==> flow/design.v <==
module multiplier  #(parameter width = 16)
   ( input    signed  [width-1 : 0] multiplicand,
     input    signed  [width-1 : 0] multiplier,   
     output   signed  [2 * width - 1 : 0] product
   ) ;
   assign  product = multiplicand * multiplier ;
endmodule
module  adder  #(parameter width = 32)  
		( input   signed [width-1 : 0] a ,
		  input   signed [width-1 : 0] b , 
		  output  signed [width-1 : 0] sum
		) ;
    assign   sum = a + b ;
endmodule
module accumulator #(parameter width = 32) 
	(input    clk,
     	 input    ena,
         input    reset,
         input	  signed [width - 1 : 0] acc_in,
   	 output   reg signed [width - 1 : 0] acc_out
	) ;
   always @(posedge clk) begin
      if (reset)  acc_out <= 0 ;
      else if (ena) acc_out <= acc_in ;
   end
endmodule
module mac_demo(input    clk, 
           input    reset, 
           input    ena,
   	   input    signed [16-1 : 0] k,
           input    signed [16-1 : 0] x,   
           output   signed [2 * 16 - 1 : 0] acc_out
          ) ;
           wire     signed [2 * 16 - 1 : 0] p ;
           wire     signed [2 * 16 - 1 : 0] acc_in ;
   multiplier  #(.width(16)) mult_0(.multiplicand(k),
                                          .multiplier(x),
                       			  .product(p)
                			  ) ;
   adder     #(.width(2*16)) add_0(.a(p),
                			 .b(acc_out),
                			 .sum(acc_in)
               				) ;
   accumulator  #(.width(2*16))  acc_0(.clk(clk),
                   			     .reset(reset),
                   			     .ena(ena),
                   			     .acc_in(acc_in),
                   			     .acc_out(acc_out)
                   			) ;
endmodule
Settings: LEC_CHECK=0, ABC_AREA=1, CAP_MARGIN=20, CORE_ASPECT_RATIO=0.5, CORE_MARGIN=2, CORE_UTILIZATION=72, CTS_CLUSTER_DIAMETER=359, CTS_CLUSTER_SIZE=99, PLACE_DENSITY=0.37, SLEW_MARGIN=20, TNS_END_PERCENT=10; clock period 4.46 ns.
run.sh (not shown) runs the stock make flow with config.mk's settings and CLKGATE_MAP_FILE=.
The baseline never finished: it broke off in 5_1_grt.
Edit:
==> flow/config.mk (replaced) <==
export PLATFORM = sky130hd
export DESIGN_NAME = mac_demo
export DESIGN_NICKNAME = mac_demo
export VERILOG_FILES = /design/flow/design.v
export SDC_FILE = /design/flow/constraint.sdc
export NUM_CORES = 4
export LEC_CHECK = 0
export CAP_MARGIN = 20
export CORE_MARGIN = 2
export CORE_UTILIZATION = 72
export CTS_CLUSTER_DIAMETER = 391
export CTS_CLUSTER_SIZE = 95
export PLACE_DENSITY = 0.36
export SLEW_MARGIN = 20
==> flow/constraint.sdc (replaced) <==
create_clock -name core_clock -period 5.93 [get_ports {clk}]
set_input_delay 1.1860 -clock core_clock [delete_from_list [all_inputs] [get_ports {clk}]]
set_output_delay 1.1860 -clock core_clock [all_outputs]
set_load 0.01 [all_outputs]
Effect:
- Now the flow completed and failed the layout checks on setup timing
- die area came out lower by 6.5%
- synthesized cell count went down by 23%
- synthesized area is lower by 6.4%
Edit:
--- a/flow/config.mk
+++ b/flow/config.mk
@@ -10,5 +10,5 @@
 export CORE_UTILIZATION = 72
-export CTS_CLUSTER_DIAMETER = 391
-export CTS_CLUSTER_SIZE = 95
-export PLACE_DENSITY = 0.36
+export CTS_CLUSTER_SIZE = 28
+export PLACE_DENSITY = 0.71
+export SETUP_SLACK_MARGIN = 1.15
 export SLEW_MARGIN = 20
==> flow/constraint.sdc (replaced) <==
create_clock -name core_clock -period 4.52 [get_ports {clk}]
set_input_delay 0.9040 -clock core_clock [delete_from_list [all_inputs] [get_ports {clk}]]
set_output_delay 0.9040 -clock core_clock [all_outputs]
set_load 0.01 [all_outputs]
What happened: The changed run never finished: it broke off in 5_1_grt. Die size is unchanged. Synthesized area is unchanged. Synthesized cell count is unchanged.
Edit:
--- a/flow/config.mk
+++ b/flow/config.mk
@@ -9,6 +9,3 @@
 export CORE_MARGIN = 2
-export CORE_UTILIZATION = 72
-export CTS_CLUSTER_SIZE = 28
-export PLACE_DENSITY = 0.71
-export SETUP_SLACK_MARGIN = 1.15
+export CORE_UTILIZATION = 40
 export SLEW_MARGIN = 20
==> flow/constraint.sdc (replaced) <==
create_clock -name core_clock -period 6.89 [get_ports {clk}]
set_input_delay 1.3780 -clock core_clock [delete_from_list [all_inputs] [get_ports {clk}]]
set_output_delay 1.3780 -clock core_clock [all_outputs]
set_load 0.01 [all_outputs]
Outcome: With this change the flow passed the timing, DRC and antenna checks. Die area increases by 77%. Synthesized area stays the same. Synthesized cell count is unchanged.

========
RTL: the design.v shown in full above, as it stands there.
clock: 7.0 ns
lec_check: 0
cap_margin: 20
core_margin: 2
core_utilization: 40
slew_margin: 20
Rerun with:
--- a/flow/config.mk
+++ b/flow/config.mk
@@ -8,3 +8,5 @@
-export CAP_MARGIN = 20
-export CORE_MARGIN = 2
-export CORE_UTILIZATION = 40
+export ABC_AREA = 1
+export CAP_MARGIN = 0
+export CORE_ASPECT_RATIO = 0.5
+export CORE_MARGIN = 9
+export CORE_UTILIZATION = 63
@@ -11,0 +14 @@
+export TNS_END_PERCENT = 5
The new run completed with no timing, DRC or antenna violations.
Sequential share of layout area came out lower by 0.15 points.
Utilization climbs by 28 points.
Setup slack improved by 0.0082 ns.
Die area goes down by about 17%.
Routed wire length rose by about 16%.
Worst hold slack gains 0.043 ns.
Synthesized area came out higher by about 7%.
Design area goes up by 3.5%.
Non-clock buffer count drops by 22.
Flip-flop count stays the same.
Rerun with:
--- a/flow/config.mk
+++ b/flow/config.mk
@@ -8,5 +8,4 @@
-export ABC_AREA = 1
-export CAP_MARGIN = 0
-export CORE_ASPECT_RATIO = 0.5
-export CORE_MARGIN = 9
-export CORE_UTILIZATION = 63
+export CAP_MARGIN = 20
+export CORE_MARGIN = 2
+export CORE_UTILIZATION = 65
+export CTS_CLUSTER_SIZE = 79
==> flow/constraint.sdc (replaced) <==
create_clock -name core_clock -period 6.52 [get_ports {clk}]
set_input_delay 1.3040 -clock core_clock [delete_from_list [all_inputs] [get_ports {clk}]]
set_output_delay 1.3040 -clock core_clock [all_outputs]
set_load 0.01 [all_outputs]
Effect: Now the flow finished but failed the layout checks on setup timing. Worst setup slack loses 0.42 ns. Area after synthesis came out lower by a few percent. Non-clock buffer count rose by 35. Register-to-register slack is worse by 1.1 ns. Hold slack got worse by 0.035 ns. Design area goes down by a few percent. Core utilization is higher by 4.4 points. Sequential share of layout area rose by 0.13 points. Via count went down by roughly a tenth. First-iteration DRC count drops by well over a third.
Rerun with:
--- a/flow/config.mk
+++ b/flow/config.mk
@@ -9,3 +9,2 @@
-export CORE_MARGIN = 2
-export CORE_UTILIZATION = 65
-export CTS_CLUSTER_SIZE = 79
+export CORE_MARGIN = 9
+export CORE_UTILIZATION = 63
==> flow/constraint.sdc (replaced) <==
create_clock -name core_clock -period 7.0 [get_ports {clk}]
set_input_delay 1.4000 -clock core_clock [delete_from_list [all_inputs] [get_ports {clk}]]
set_output_delay 1.4000 -clock core_clock [all_outputs]
set_load 0.01 [all_outputs]
Effect: The new run ran to the end with no violations; final cell count drops by 0.51%; final area is lower by 1.6%; wire length goes down by 0.82%.
Rerun with:
--- a/flow/config.mk
+++ b/flow/config.mk
@@ -8,3 +8,10 @@
-export CAP_MARGIN = 20
-export CORE_MARGIN = 9
-export CORE_UTILIZATION = 63
+export CAP_MARGIN = 15
+export CELL_PAD_IN_SITES_DETAIL_PLACEMENT = 2
+export CELL_PAD_IN_SITES_GLOBAL_PLACEMENT = 2
+export CORE_ASPECT_RATIO = 1.1
+export CORE_MARGIN = 2
+export CORE_UTILIZATION = 40
+export CTS_CLUSTER_DIAMETER = 289
+export CTS_CLUSTER_SIZE = 41
+export MAX_ROUTING_LAYER = met4
+export SETUP_SLACK_MARGIN = 1.95
@@ -12 +18,0 @@
-export TNS_END_PERCENT = 5
What happened: With this change the flow ran to the end with violations: setup timing; die size goes up by 29%; via count came out higher by about 13%; design area came out higher by 9.7%; count of clock-buffer cells in the layout increases by 2; routed wire length went up by about 80%; non-clock buffer count goes up by 57.
